File: flow/config.mk
export PLATFORM = sky130hd
export DESIGN_NAME = rv32i_core
export DESIGN_NICKNAME = rv32i_core
export VERILOG_FILES = /design/flow/design.v
export SDC_FILE = /design/flow/constraint.sdc
export NUM_CORES = 4
export LEC_CHECK = 0
export CAP_MARGIN = 20
export CELL_PAD_IN_SITES_DETAIL_PLACEMENT = 0
export CORE_MARGIN = 2
export CORE_UTILIZATION = 66
export CTS_CLUSTER_DIAMETER = 378
export MIN_ROUTING_LAYER = met1
export SETUP_SLACK_MARGIN = -0.4
export SLEW_MARGIN = 20
export TNS_END_PERCENT = 85
File: flow/constraint.sdc
create_clock -name core_clock -period 5.99 [get_ports {clk}]
set_input_delay 1.1980 -clock core_clock [delete_from_list [all_inputs] [get_ports {clk}]]
set_output_delay 1.1980 -clock core_clock [all_outputs]
set_load 0.01 [all_outputs]
File: flow/design.v
`timescale 1ns / 1ps
module alu(
  input wire [31:0] a,
  input wire [31:0] b,
  input wire [2:0] funct3,
  input wire [6:0] funct7,
  input wire [6:0] opcode,
  output reg [31:0] result
);
  always @(*) begin
    case (funct3)
      3'b000: result = (opcode == 7'b0110011 && funct7 == 7'b0100000) ? a - b : a + b;   
      3'b111: result = a & b;                                                           
      3'b110: result = a | b;                                                           
      3'b100: result = a ^ b;                                                           
      3'b001: result = a << b[4:0];                                                     
      3'b101: result = (funct7 == 7'b0100000) ? $signed(a) >>> b[4:0] : a >> b[4:0];     
      3'b010: result = ($signed(a) < $signed(b)) ? 32'b1 : 32'b0;                        
      3'b011: result = (a < b) ? 32'b1 : 32'b0;                                           
      default: result = 32'hDEAD_BEEF;
    endcase
  end
endmodule
`timescale 1ns/1ps
module reg_file (input wire clk, input wire [4:0] rs1, rs2, rd, input wire we, input wire [31:0] wd, output wire [31:0] rd1, rd2);
  reg [31:0] regs [0:31];
  assign rd1=(rs1==0)?0:regs[rs1];
  assign rd2=(rs2==0)?0:regs[rs2];
  always @(posedge clk) begin
    if (we && rd!=0)
      regs[rd]<=wd;
  end
endmodule
`timescale 1ns / 1ps
module rv32i_core #(parameter XLEN=32, REG_COUNT=32)(
  input wire clk,
  input wire rst,
  input wire [31:0] instr,
  input wire [31:0] mem_rdata,
  output reg signed [31:0] pc,
  output wire [31:0] mem_addr,
  output wire [31:0] mem_wdata,
  output wire mem_we
);
  reg [31:0] instr_reg;
  reg [31:0] pc_reg;
  wire [6:0] opcode = instr_reg[6:0];
  wire [4:0] rd     = instr_reg[11:7];
  wire [2:0] funct3 = instr_reg[14:12];
  wire [4:0] rs1    = instr_reg[19:15];
  wire [4:0] rs2    = instr_reg[24:20];
  wire [6:0] funct7 = instr_reg[31:25];
  wire signed [31:0] imm_i = $signed({{20{instr_reg[31]}}, instr_reg[31:20]});
  wire signed [31:0] imm_s = $signed({{20{instr_reg[31]}}, instr_reg[31:25], instr_reg[11:7]});
  wire signed [31:0] imm_b = $signed({{19{instr_reg[31]}}, instr_reg[31], instr_reg[7], instr_reg[30:25], instr_reg[11:8], 1'b0});
  wire [31:0]         imm_u = {instr_reg[31:12], 12'b0};
  wire signed [31:0] imm_j = $signed({{11{instr_reg[31]}}, instr_reg[31], instr_reg[19:12], instr_reg[20], instr_reg[30:21], 1'b0});
  wire [31:0] reg_rdata1, reg_rdata2;
  wire [31:0] writeback_data;
  wire writeback_en;
  reg_file regfile (
    .clk(clk),
    .rs1(rs1),
    .rs2(rs2),
    .rd(rd),
    .we(writeback_en),
    .wd(writeback_data),
    .rd1(reg_rdata1),
    .rd2(reg_rdata2)
  );
  wire [31:0] alu_operand_b = (opcode == 7'b0010011 || opcode == 7'b0000011 || opcode == 7'b1100111) ? imm_i :
                              (opcode == 7'b0100011) ? imm_s :
                              reg_rdata2;
  wire [31:0] alu_result;
  alu alu_inst (
    .a(reg_rdata1),
    .b(alu_operand_b),
    .funct3(funct3),
    .funct7(funct7),
    .opcode(opcode),
    .result(alu_result)
  );
  assign writeback_en = (opcode == 7'b0010011 ||   
                         opcode == 7'b0110011 ||   
                         opcode == 7'b0000011 ||   
                         opcode == 7'b1101111 ||   
                         opcode == 7'b1100111 ||   
                         opcode == 7'b0010111 ||   
                         opcode == 7'b0110111);    
  assign writeback_data = (opcode == 7'b0000011) ? mem_rdata :
                          (opcode == 7'b1101111 || opcode == 7'b1100111) ? pc_reg + 4 :
                          (opcode == 7'b0010111 || opcode == 7'b0110111) ? imm_u :
                          alu_result;
  reg [31:0] mem_addr_reg, mem_wdata_reg;
  reg mem_we_reg;
  assign mem_addr  = mem_addr_reg;
  assign mem_wdata = mem_wdata_reg;
  assign mem_we    = mem_we_reg;
  reg branch_taken;
  reg signed [31:0] branch_target;
  always @(*) begin
    branch_taken  = 0;
    branch_target = pc_reg + 4;
    if (opcode == 7'b1100011) begin
      case (funct3)
        3'b000: branch_taken = (reg_rdata1 == reg_rdata2);
        3'b001: branch_taken = (reg_rdata1 != reg_rdata2);
        3'b100: branch_taken = ($signed(reg_rdata1) < $signed(reg_rdata2));
        3'b101: branch_taken = ($signed(reg_rdata1) >= $signed(reg_rdata2));
        3'b110: branch_taken = (reg_rdata1 < reg_rdata2);
        3'b111: branch_taken = (reg_rdata1 >= reg_rdata2);
      endcase
      branch_target = pc_reg + imm_b;
    end
  end
  always @(posedge clk or posedge rst) begin
    if (rst) begin
      pc <= 0;
      pc_reg <= 0;
      instr_reg <= 0;
      mem_addr_reg <= 0;
      mem_wdata_reg <= 0;
      mem_we_reg <= 0;
    end else begin
      pc_reg <= pc;
      instr_reg <= instr;
      case (opcode)
        7'b1100011: pc <= branch_taken ? branch_target : pc_reg + 4;
        7'b1101111: pc <= pc_reg + imm_j;
        7'b1100111: pc <= (reg_rdata1 + imm_i) & ~32'b1;
        default:    pc <= pc_reg + 4;
      endcase
      mem_we_reg <= 0;
      case (opcode)
        7'b0100011: begin
          mem_addr_reg  <= reg_rdata1 + imm_s;
          mem_wdata_reg <= reg_rdata2;
          mem_we_reg    <= 1;
        end
        7'b0000011: begin
          mem_addr_reg <= reg_rdata1 + imm_i;
        end
      endcase
    end
  end
endmodule
File: flow/run.sh
#!/bin/bash
# the make line also repeats each setting of config.mk as NAME=value (left out here)
make -C /OpenROAD-flow-scripts/flow DESIGN_CONFIG=/design/flow/config.mk WORK_HOME=/design/flow/orfs CLKGATE_MAP_FILE= finish
==> job_summary.md, run 1 <==
## Implementation flow summary

| Metric | Value |
|---|---|
| Top cells by count, synth | 1,024 x edfxtp_1, 438 x a21oi_1, 404 x mux2i_1, 370 x o21ai_0, 357 x nand2_1 |
| Port bufs | 162 |
| Mux cell area share after synthesis | 17.7% |
| DP HPWL | 207 mm |
| Placed cell areas | 0.0771 sq mm |
| Largest area contributor in the netlist | edfxtp_1 |
| Cts bufs inserted | roughly 110 |
| Clock buffer depth | 3 |
| Row Count | 118 |
| Yosys warning count | 3 |
| Syn avg cell area | about 12 sq um |
| Final Wtd Congestion | 1.11 |
| Root Buffer | clkbuf_16 |
| Io pins | roughly 160 |
| Dominant comb cell | multiplexers |
| Top-area cell share | 44.3% |
| Die Span Y | 328 um |
| Post-synth seq share | 50.1% |
| Core Area | 0.104 sq mm |
| Post-synth area hogs | edfxtp_1 44%, mux4_2 9.8%, mux2i_1 5.8%, dfrtp_1 5.8%, ha_1 3.7% |
| Aoi share | approximately 15% |
| Distinct lib cells | 99 |
| Synth top cell by count | edfxtp_1 |
| Ys cells | 5,720 |
| Failed at | global routing (5_1_grt) |
| Ys async rst share | about 14% |
| Outcome | did not finish |
| Chip width | 328 um |
| Registers, synthesis | 1,185 |
| Fp util | between 60 and 70% |
| Die area | 0.108 sq mm |
| Yosys adder share | 3.92% |
| Xor+xnor area frac | under 10% |
| H-Tree Depth | 3 |
| Synthesized area | 0.0694 sq mm |
| Ys flop type | edfxtp_1 |
| Clk sink count | 1,185 |
| Post-Place Worst Slack | -1050 ps |
| Post-synth EDFFs | 1,024 |
| Chip area in the Yosys report | 0.0694 sq mm |
| Simple-gate share of the synthesized area | between 7 and 8% |
| Mapped Cells | 5,720 |
per-stage QoR:
stage | power [mW] | setup TNS [ps] | std cells
2_1_floorplan | 13.9 | -148390 | 5751
3_3_place_gp | 17.1 | -263020 | 7495
3_5_place_dp | 17.2 | -429150 | 7495
4_1_cts | 24.8 | -117460 | 7708
what timing repair did:
item / CTS
pin swaps: 1
setup endpoints to repair: 703
hold buffers: 0
gates resized: 28
buffers inserted: 4
==> inputs of run 2 (changes only) <==
Settings changed: CELL_PAD_IN_SITES_DETAIL_PLACEMENT 0 to unset, CORE_ASPECT_RATIO set to 0.71, CORE_MARGIN 2 to 4, CORE_UTILIZATION 66 to 56, CTS_CLUSTER_DIAMETER 378 to unset, CTS_CLUSTER_SIZE set to 95, GPL_ROUTABILITY_DRIVEN set to 1, HOLD_SLACK_MARGIN set to 0.28, MAX_ROUTING_LAYER set to met4, MIN_ROUTING_LAYER met1 to met2, SETUP_SLACK_MARGIN -0.4 to 1.29, TNS_END_PERCENT 85 to unset.
Clock period 5.99 ns to 9.0 ns, I/O delays scaled along.
==> job_summary.md, run 2 <==
## Implementation flow summary

| Metric | Value |
|---|---|
| Syn avg cell area | 12.1 sq um |
| Yosys warning count | 3 |
| Port bufs | 162 |
| Final Wtd Congestion | 1.27 |
| Mux cell area share after synthesis | 17.7% |
| Cts bufs inserted | 108 |
| Synth top cell by count | edfxtp_1 |
| Largest area contributor in the netlist | edfxtp_1 |
| Mapped Cells | about 5,700 |
| Synthesized area | 0.0694 sq mm |
| Distinct lib cells | 99 |
| Clock buffer depth | 3 |
| Post-Place Worst Slack | 925 ps |
| Log Error | [ERROR GRT-0116] Global routing finished with congestion. Check the congestion regions in the DRC Viewer. |
| Top-area cell share | between 40% and 50% |
| H-Tree Depth | 3 |
| Outcome | did not finish |
| Gr usage total | 96.0% |
| Xor+xnor area frac | 2.09% |
| Yosys adder share | 3.92% |
| Die area | 0.130 sq mm |
| Top cells by count, synth | 1,024 x edfxtp_1, 438 x a21oi_1, 404 x mux2i_1, 370 x o21ai_0, 357 x nand2_1 |
| Fp util | roughly 57% |
| Ys cells | roughly 5,700 |
| DP HPWL | 231 mm |
| Chip width | 426 um |
| Clk sink count | 1,185 |
| Simple-gate share of the synthesized area | 7.74% |
| Die Span Y | 305 um |
| Chip area in the Yosys report | a little under 0.07 sq mm |
| DP Cell Count | 7,436 |
| Registers, synthesis | 1,185 |
| Root Buffer | clkbuf_16 |
| Dominant comb cell | multiplexers |
| Post-synth area hogs | edfxtp_1 44%, mux4_2 9.8%, mux2i_1 5.8%, dfrtp_1 5.8%, ha_1 3.7% |
| Io pins | between 150 and 200 |
| Row Count | about 110 |
| Post-synth EDFFs | 1,024 |
| Failed at | global routing (5_1_grt) |
| Ys flop type | edfxtp_1 |
| Aoi share | 15.1% |
| Post-synth seq share | between 50 and 60% |
| Core Area | 0.123 sq mm |
| Total congestion overflow | 4,677 |
| Ys async rst share | 13.6% |
## run 2: metrics by stage
stage          hold slack, ps  cell area (sq um)
3_5_place_dp              360              74100
3_3_place_gp              367              74100
2_1_floorplan             416              69500
4_1_cts                   377              77900
## run 2: layer usage
metal	track usage, %	GRT overflow
met4	73.3	298
met2	93.3	461
met3	114	3918
met5	-	-
met1	-	-
## run 2: repair_timing
| action | 4_1_cts |
|---|---|
| setup endpoints to repair | 307 |
| hold buffers | 0 |
| resized | 7 |
| hold endpoints to repair | 0 |
| buffers inserted | 6 |
| pin swaps | 1 |
==> inputs of run 3 (changes only) <==
Settings changed: CELL_PAD_IN_SITES_DETAIL_PLACEMENT set to 0, CELL_PAD_IN_SITES_GLOBAL_PLACEMENT set to 3, CORE_ASPECT_RATIO 0.71 to unset, CORE_MARGIN 4 to 10, CORE_UTILIZATION 56 to 45, CTS_CLUSTER_DIAMETER set to 209, CTS_CLUSTER_SIZE 95 to unset, GPL_ROUTABILITY_DRIVEN 1 to 0, HOLD_SLACK_MARGIN 0.28 to -0.08, MAX_ROUTING_LAYER met4 to unset, MIN_ROUTING_LAYER met2 to met1, PLACE_DENSITY_LB_ADDON set to 0.22, SETUP_SLACK_MARGIN 1.29 to unset, TNS_END_PERCENT set to 50.
Clock period 9.0 ns to 15.1 ns, I/O delays scaled along.
==> job_summary.md, run 3 <==
## Implementation flow summary

| Metric | Value |
|---|---|
| Outcome | finished clean |
| Arr. time, crit path | 9390 ps |
| Tool warning count | 95 |
| Hold Violations, Final | 0 |
| Logic gate share of total power | 27.2% |
| CTS clock-pin slew for the worst setup and hold paths | 60 ps |
| Hold-critical path depth | 0 |
| Setup Skew | 38.4 ps |
| Clk power | between 3 and 4 mW |
| Row Count | 144 |
| Pwr top | sequential cells |
| Ys flop type | edfxtp_1 |
| Wire per inst | 37.1 um |
| Simple-gate share of the synthesized area | 7.74% |
| Ys cells | 5,720 |
| R2r setup slk | 6190 ps |
| DRT iter0 DRCs | 8,447 |
| VDD IR max | 0.111 mV |
| DP HPWL | 201 mm |
| Largest area contributor in the netlist | edfxtp_1 |
| Synth top cell by count | edfxtp_1 |
| Clk sink count | 1,185 |
| CTS tree | built |
| Top cells by count, synth | 1,024 x edfxtp_1, 438 x a21oi_1, 404 x mux2i_1, 370 x o21ai_0, 357 x nand2_1 |
| Post-synth seq share | 50.1% |
| Cts bufs inserted | 133 |
| Cell breakdown of the critical path | buf_4 -> buf_4 -> nor3b_1 -> a222oi_1 -> nand3_1 -> o211ai_1 -> nor2_1 -> inv_1 -> ha_1 -> fa_1 -> nand2b_1 -> a21oi_1 -> o211ai_1 -> a211oi_1 -> o21ai_0 -> a211oi_1 -> o22ai_1 -> o21ba_2 -> a211o_1 -> nand3_1 -> a21o_2 |
| Clk ins delay skew pair | 800 ps |
| Post-route setup TNS | 0 ps |
| Worst Setup Path Type | reg2reg |
| Setup-failing EPs final | 0 |
| Chip area in the Yosys report | 0.0694 sq mm |
| Clk pwr share | between 30% and 40% |
| CP Launch Point | instr_reg[17] |
| Port bufs | about 160 |
| WP depth | 21 |
| Initial antenna violation count | 11 |
| Hold buffers post-CTS | 0 |
| Die area | 0.170 sq mm |
| Fin crit share | 59.0% |
| Number of max-cap violations | 0 |
| First-pass GRT wire length | 412 mm |
| RSZ-0062 raised after global routing | no |
| Tmin final | 8910 ps |
| Largest net degree at the start of global routing | 106 |
| Area grow syn2layout | 13.3% |
| Yosys adder share | 3.92% |
| Post-CTS setup buffer count | 0 |
| Total power | 9.94 mW |
| Xor+xnor area frac | 2.09% |
| Max-slew violation count | 0 |
| Leakage power | approximately 28 nW |
| Mapped Cells | 5,720 |
| WP data required | between 15,000 and 20,000 ps |
| Total congestion overflow | 0 |
| Mux cell area share after synthesis | 17.7% |
| FMAX | between 0.1 and 0.15 GHz |
| R2r startpoint | instr_reg[17] |
| Layout Nets | 6,144 |
| HP Start | pc[1] |
| Placed cell areas | 0.0742 sq mm |
| Io pins | 163 |
| Switching Fraction | 33.3% |
| Die Span Y | approximately 410 um |
| Yosys warning count | 3 |
| Vias in the first global route | 52,443 |
| Vias/cell | 6.88 |
| DRC errors left | 0 |
| Hold path endpoint | pc_reg[1] |
| Registers, synthesis | 1,185 |
| Worst slew margin | 12.0% |
| Reg power frac | 39.6% |
| Ys async rst share | 13.6% |
| Root Buffer | clkbuf_16 |
| Comb pwr | 2.71 mW |
| Aoi share | 15.1% |
| Seq group | 3.94 mW |
| Post_cts resized | 0 |
| Final Cell Area | 0.0787 sq mm |
| Gr usage total | between 30 and 40% |
| Worst Setup EP | regfile.regs[11][30] |
| Fp util | 45.2% |
| CP bufs+invs | 3 |
| Critical path's top delay family | AND-OR/OR-AND gates |
| Top-area cell share | 44.3% |
| Reg2reg path depth | 21 |
| WL final | 298 mm |
| Vias | 55,125 |
| Crit end category | flip-flop |
| Crit path max fanout | between 40 and 50 |
| Crit start category | flip-flop |
| Post-synth area hogs | edfxtp_1 44%, mux4_2 9.8%, mux2i_1 5.8%, dfrtp_1 5.8%, ha_1 3.7% |
| Core Area | 0.154 sq mm |
| P_int | 6.63 mW |
| Post-synth EDFFs | 1,024 |
| H-Tree Depth | 4 |
| Syn avg cell area | 12.1 sq um |
| Clock buffer depth | 3 |
| Pwr dens | 126 mW/mm^2 |
| Max stage delay cell, worst path | nor3b_1 |
| Antenna Nets Post-Route | 0 |
| Largest stage delay, worst path | about 930 ps |
| Distinct lib cells | 99 |
| Hold slack | between 300 and 400 ps |
| Slew @ Worst Pin | 1300 ps |
| Worst Hold Class | reg2reg |
| Synthesized area | 0.0694 sq mm |
| RR Endpoint | regfile.regs[11][30] |
| Net Sw Power | 3.31 mW |
| TritonRoute pass-1 iters | 8 |
| Chip width | 413 um |
| Dominant comb cell | multiplexers |
| Core Util, Final | approximately 51% |
## run 3: layout make-up
type | instances | area (sq um)
fillers | 13343 | 75000
flip-flops and latches | 1185 | 34800
multi-input cells | 4010 | 33000
clock buffers | 168 | 3640
repair buffers | 383 | 3330
well taps | 2044 | 2560
clock inverters | 70 | 773
inverters | 151 | 574
diodes | 6 | 15.0
## run 3: layer usage
metal / part of all wire [%] / GRT usage [%] / up-vias
li1: - / - / 22812
met1: 40 / 46.5 / 28037
met2: 43 / 50.1 / 3587
met3: 12 / 9.55 / 685
met4: 5.4 / 15.3 / 4
met5: 0.0067 / 0 / -
## run 3: per-stage QoR
step | setup slack (ps) | instances
finish | 6190 | 8017
global route | 6040 | 8011
CTS | 6150 | 8011
detailed placement | 6220 | 7773
global placement | 6430 | 7773
floorplan | 7450 | 5751
==> inputs of run 4 (changes only) <==
Settings changed: CELL_PAD_IN_SITES_DETAIL_PLACEMENT 0 to unset, CELL_PAD_IN_SITES_GLOBAL_PLACEMENT 3 to unset, CORE_ASPECT_RATIO set to 0.66, CORE_MARGIN 10 to 6, CORE_UTILIZATION 45 to 56, CTS_CLUSTER_DIAMETER 209 to unset, CTS_CLUSTER_SIZE set to 95, GPL_ROUTABILITY_DRIVEN 0 to 1, HOLD_SLACK_MARGIN -0.08 to 0.28, MAX_ROUTING_LAYER set to met5, MIN_ROUTING_LAYER met1 to met2, PLACE_DENSITY set to 0.68, PLACE_DENSITY_LB_ADDON 0.22 to unset, SETUP_SLACK_MARGIN set to 1.29, TNS_END_PERCENT 50 to unset.
Clock period 15.1 ns to 14.5 ns, I/O delays scaled along.
==> job_summary.md, run 4 <==
## Implementation flow summary

| Metric | Value |
|---|---|
| Outcome | did not finish |
| Failed at | global routing (5_1_grt) |
| Log Error | [ERROR GRT-0116] Global routing finished with congestion. Check the congestion regions in the DRC Viewer. |
| Root Buffer | clkbuf_16 |
| Post_cts resized | 0 |
| Simple-gate share of the synthesized area | slightly below 8% |
| Top cells by count, synth | 1,024 x edfxtp_1, 438 x a21oi_1, 404 x mux2i_1, 370 x o21ai_0, 357 x nand2_1 |
| Xor+xnor area frac | around 2.1% |
| Post-synth EDFFs | 1,024 |
| Port bufs | roughly 160 |
| Ys flop type | edfxtp_1 |
| Placed cell areas | between 0.07 and 0.08 sq mm |
| Mux cell area share after synthesis | 17.7% |
| Ys cells | around 5,700 |
| Dominant comb cell | multiplexers |
| Cts bufs inserted | 110 |
| Die area | between 0.1 and 0.15 sq mm |
| DP Cell Count | roughly 7,400 |
| H-Tree Depth | 3 |
| Largest area contributor in the netlist | edfxtp_1 |
| Post-CTS setup buffer count | 0 |
| Clock buffer depth | 3 |
| Clk sink count | 1,185 |
| Registers, synthesis | 1,185 |
| Core Area | 0.122 sq mm |
| Post-synth area hogs | edfxtp_1 44%, mux4_2 9.8%, mux2i_1 5.8%, dfrtp_1 5.8%, ha_1 3.7% |
| Io pins | 163 |
| Mapped Cells | 5,720 |
| Yosys warning count | 3 |
| Chip width | approximately 450 um |
| Top-area cell share | 44.3% |
| Final Wtd Congestion | ~1.3 |
| Fp util | 56.7% |
| Die Span Y | 298 um |
| Ys async rst share | a little over an eighth |
| Aoi share | between 10% and 20% |
| Row Count | 104 |
| Synthesized area | between 0.06 and 0.07 sq mm |
| Post-synth seq share | 50.1% |
| Hold buffers post-CTS | 0 |
| Distinct lib cells | 99 |
| Chip area in the Yosys report | 0.0694 sq mm |
| Yosys adder share | 3.92% |
| DP HPWL | 211 mm |
| Total congestion overflow | approximately 820 |
| Syn avg cell area | about 12 sq um |
| Synth top cell by count | edfxtp_1 |
| Gr usage total | 82.6% |
## run 4: stage by stage
step	total power [mW]	hold slack (ps)	setup slack, ps
2_1_floorplan	5.74	416	6850
3_5_place_dp	7.00	366	5420
4_1_cts	9.95	382	5320
3_3_place_gp	7.00	358	5600
## run 4: per-layer routing
metal,track usage [%],overflow
met2,83.6,38
met1,-,-
met3,94.3,620
met4,62.5,47
met5,81.2,110
==> inputs of run 5 (changes only) <==
Settings changed: CORE_ASPECT_RATIO 0.66 to unset, CORE_MARGIN 6 to 2, CORE_UTILIZATION 56 to 58, CTS_CLUSTER_SIZE 95 to unset, GPL_ROUTABILITY_DRIVEN 1 to unset, HOLD_SLACK_MARGIN 0.28 to unset, MAX_ROUTING_LAYER met5 to unset, MIN_ROUTING_LAYER met2 to unset, PLACE_DENSITY 0.68 to unset, SETUP_SLACK_MARGIN 1.29 to 1.28.
Clock period 14.5 ns to 4.89 ns, I/O delays scaled along.
==> job_summary.md, run 5 <==
## Implementation flow summary

| Metric | Value |
|---|---|
| HP Start | pc[12] |
| Synth top cell by count | edfxtp_1 |
| Outcome | failed layout checks |
| FMAX | 0.169 GHz |
| Comb pwr | about 11 mW |
| Worst Hold Class | reg2reg |
| Post-route non-filler standard cell count | 8,715 |
| Setup Skew | approximately 94 ps |
| Worst Setup EP | regfile.regs[12][0] |
| Aoi share | 15.1% |
| WP data required | approximately 5500 ps |
| Dominant comb cell | multiplexers |
| Setup-failing EPs final | 1,081 |
| Root Buffer | clkbuf_16 |
| Registers, synthesis | 1,185 |
| WL final | 333 mm |
| DP Cell Count | about 8,300 |
| Chip area in the Yosys report | 0.0694 sq mm |
| WP depth | 28 |
| Xor+xnor area frac | between 2 and 2.5% |
| Clk power | 10.0 mW |
| CTS clock-pin slew for the worst setup and hold paths | 70 ps |
| Vias in the first global route | between 60,000 and 70,000 |
| Crit start category | flip-flop |
| Tool warning count | 97 |
| Max stage delay cell, worst path | mux4_2 |
| CP bufs+invs | 12 |
| Reg power frac | between 30% and 40% |
| Gr usage total | 51.8% |
| Initial antenna violation count | 24 |
| Pwr dens | between 300 and 400 mW/mm^2 |
| Yosys adder share | 3.92% |
| Top cells by count, synth | 1,024 x edfxtp_1, 438 x a21oi_1, 404 x mux2i_1, 370 x o21ai_0, 357 x nand2_1 |
| RR Endpoint | regfile.regs[12][0] |
| Hold path endpoint | pc_reg[12] |
| Io pins | ~160 |
| Clock buffer depth | 3 |
| Slew @ Worst Pin | ~1300 ps |
| Crit path max fanout | 8 |
| Antenna Nets Post-Route | 0 |
| Post-synth area hogs | edfxtp_1 44%, mux4_2 9.8%, mux2i_1 5.8%, dfrtp_1 5.8%, ha_1 3.7% |
| Post-Place Worst Slack | -1110 ps |
| Chip width | ~350 um |
| Hold-critical path depth | 0 |
| Row Count | 126 |
| TritonRoute pass-1 iters | 7 |
| Core Util, Final | 76.5% |
| Max-slew violation count | 0 |
| Area grow syn2layout | 30.4% |
| H-Tree Depth | 3 |
| PnR worst setup slack | -1020 ps |
| Die Span Y | 350 um |
| Clk sink count | between 1,000 and 1,500 |
| Cts bufs inserted | 119 |
| VDD IR max | 0.411 mV |
| Number of max-cap violations | 0 |
| Reg2reg path depth | 28 |
| Layout Nets | 7,273 |
| RSZ-0062 raised after global routing | yes |
| Port bufs | around 160 |
| Logic gate share of total power | between 30 and 40% |
| Clk ins delay skew pair | 830 ps |
| R2r startpoint | instr_reg[15] |
| Largest net degree at the start of global routing | 69 |
| Largest area contributor in the netlist | edfxtp_1 |
| Tmin final | between 5000 and 6000 ps |
| Hold buffers post-CTS | 0 |
| Post-synth EDFFs | 1,024 |
| Fp util | 58.6% |
| Ys async rst share | around 14% |
| Arr. time, crit path | 6470 ps |
| Yosys warning count | 3 |
| R2r setup slk | -1020 ps |
| Vias | 65,512 |
| Synthesized area | between 0.06 and 0.07 sq mm |
| Total congestion overflow | 0 |
| P_int | 22.2 mW |
| DRT iter0 DRCs | 12,349 |
| Final Wtd Congestion | ~1.1 |
| Distinct lib cells | 99 |
| Critical path's top delay family | AND-OR/OR-AND gates |
| Ys cells | between 5,000 and 6,000 |
| Worst Setup Path Type | reg2reg |
| Switching Fraction | approximately 33% |
| Crit end category | flip-flop |
| DP HPWL | 216 mm |
| Layout Check Failures | negative setup slack |
| Core Area | 0.118 sq mm |
| Ys flop type | edfxtp_1 |
| Die area | 0.122 sq mm |
| Mapped Cells | 5,720 |
| Net Sw Power | 11.1 mW |
| Wire per inst | about 38 um |
| Largest stage delay, worst path | 550 ps |
| Hold Violations, Final | 0 |
| DRC errors left | 0 |
| Clk pwr share | approximately 30% |
| Simple-gate share of the synthesized area | 7.74% |
| Syn avg cell area | 12.1 sq um |
| Pwr top | sequential cells |
| Post-synth seq share | around 50% |
| Vias/cell | ~7.5 |
| CTS tree | built |
| Fin crit share | 121% |
| First-pass GRT wire length | 446 mm |
| Most frequent CP cell | buf_4 |
| Seq group | 12.1 mW |
| Worst slew margin | 10.6% |
| Leakage power | 34.7 nW |
| CP Launch Point | instr_reg[15] |
| Mux cell area share after synthesis | between 15 and 20% |
| Top-area cell share | between 40% and 50% |
-- run 5: area by class of cell --
| type | count | area, sq um |
|---|---|---|
| inverters | 151 | 588 |
| diodes | 19 | 47.5 |
| clock inverters | 77 | 1110 |
| repair buffers | 1525 | 14200 |
| fillers | 7040 | 27800 |
| well taps | 1600 | 2000 |
| flip-flops and latches | 1185 | 34800 |
| clock buffers | 147 | 3100 |
| multi-input cells | 4011 | 34700 |
-- run 5: what timing repair did --
item,in CTS,in global routing
pin swaps,49,108
resized,197,257
gates cloned,11,9
endpoints found under the hold margin,0,0
setup endpoints to repair,1086,1223
setup buffers,36,81
-- run 5: metal layers --
metal  GRT usage [%]  vias to the layer above  wire length [um]
met3            17.9                     2264             53000
li1                -                    25078                 -
met1            62.9                    30925            105000
met5               0                        -               226
met2            74.3                     7217            137000
met4            43.6                       28             37300
-- run 5: per-stage QoR --
step                      cell area (sq um)  TNS, ps  hold slack (ps)  power (mW)
after floorplan                       70200  -404390              416        17.2
after global placement                82700  -710240              356        22.2
after detailed placement              82700  -795790              359        22.3
after CTS                             88500  -511300              372        32.3
after global routing                  90500  -805300              386        34.0
final                                 90500  -755470              371        33.3
==> inputs of run 6 (changes only) <==
Settings changed: CORE_UTILIZATION 58 to 65, SETUP_SLACK_MARGIN 1.28 to -0.44.
Clock period 4.89 ns to 5.68 ns, I/O delays scaled along.
==> job_summary.md, run 6 <==
## Implementation flow summary

| Metric | Value |
|---|---|
| Outcome | did not finish |
| Failed at | global routing (5_1_grt) |
| Log Error | [ERROR GRT-0232] Routing congestion too high. Check the congestion heatmap in the GUI. |
| Distinct lib cells | 99 |
| Chip area in the Yosys report | 0.0694 sq mm |
| Mux cell area share after synthesis | between 10% and 20% |
| Ys cells | 5,720 |
| Fp util | about 66% |
| Xor+xnor area frac | under 10% |
| Clk sink count | 1,185 |
| Core Area | around 0.11 sq mm |
| Post-synth seq share | 50.1% |
| Post-synth EDFFs | around 1,000 |
| Post-synth area hogs | edfxtp_1 44%, mux4_2 9.8%, mux2i_1 5.8%, dfrtp_1 5.8%, ha_1 3.7% |
| Die area | 0.109 sq mm |
| Chip width | 331 um |
| Synth top cell by count | edfxtp_1 |
| Final Wtd Congestion | 1.13 |
| Top cells by count, synth | 1,024 x edfxtp_1, 438 x a21oi_1, 404 x mux2i_1, 370 x o21ai_0, 357 x nand2_1 |
| Post-Place Worst Slack | -1050 ps |
| Row Count | 119 |
| Dominant comb cell | multiplexers |
| DP HPWL | 215 mm |
| Registers, synthesis | between 1,000 and 1,500 |
| Top-area cell share | 44.3% |
| Total congestion overflow | roughly 720 |
| Cts bufs inserted | 114 |
| Largest area contributor in the netlist | edfxtp_1 |
| Syn avg cell area | 12.1 sq um |
| Yosys warning count | 3 |
| Ys flop type | edfxtp_1 |
| Gr usage total | 86.7% |
| Die Span Y | 331 um |
| Simple-gate share of the synthesized area | just under 8% |
| Mapped Cells | 5,720 |
| Io pins | approximately 160 |
| Yosys adder share | just under 4% |
| Root Buffer | clkbuf_16 |
| Aoi share | about 15% |
| Hold buffers post-CTS | 0 |
| Synthesized area | 0.0694 sq mm |
| Clock buffer depth | 3 |
| H-Tree Depth | 3 |
| Port bufs | 162 |
| Ys async rst share | 13.6% |
[run 6: repair_timing]
| item | 4_1_cts |
|---|---|
| resized | 62 |
| setup endpoints to repair | 736 |
| cloned | 4 |
| pin swaps | 11 |
| buffers inserted | 12 |
[run 6: metal layers]
metal | GRT usage (%) | overflow
met5 | 60.5 | 12
met4 | 83.2 | 207
met3 | 79.4 | 110
met2 | 95.7 | 322
met1 | 87.4 | 70
[run 6: per-stage QoR]
| stage | cell area, sq um | hold WS (ps) | setup TNS [ps] | std cells |
|---|---|---|---|---|
| 3_5_place_dp | 78000 | 361 | -350630 | 7640 |
| 2_1_floorplan | 69700 | 416 | -185080 | 5751 |
| 3_3_place_gp | 78000 | 357 | -184220 | 7640 |
| 4_1_cts | 82100 | 374 | -182760 | 7858 |
Power is estimated from default activity; no workload was simulated.
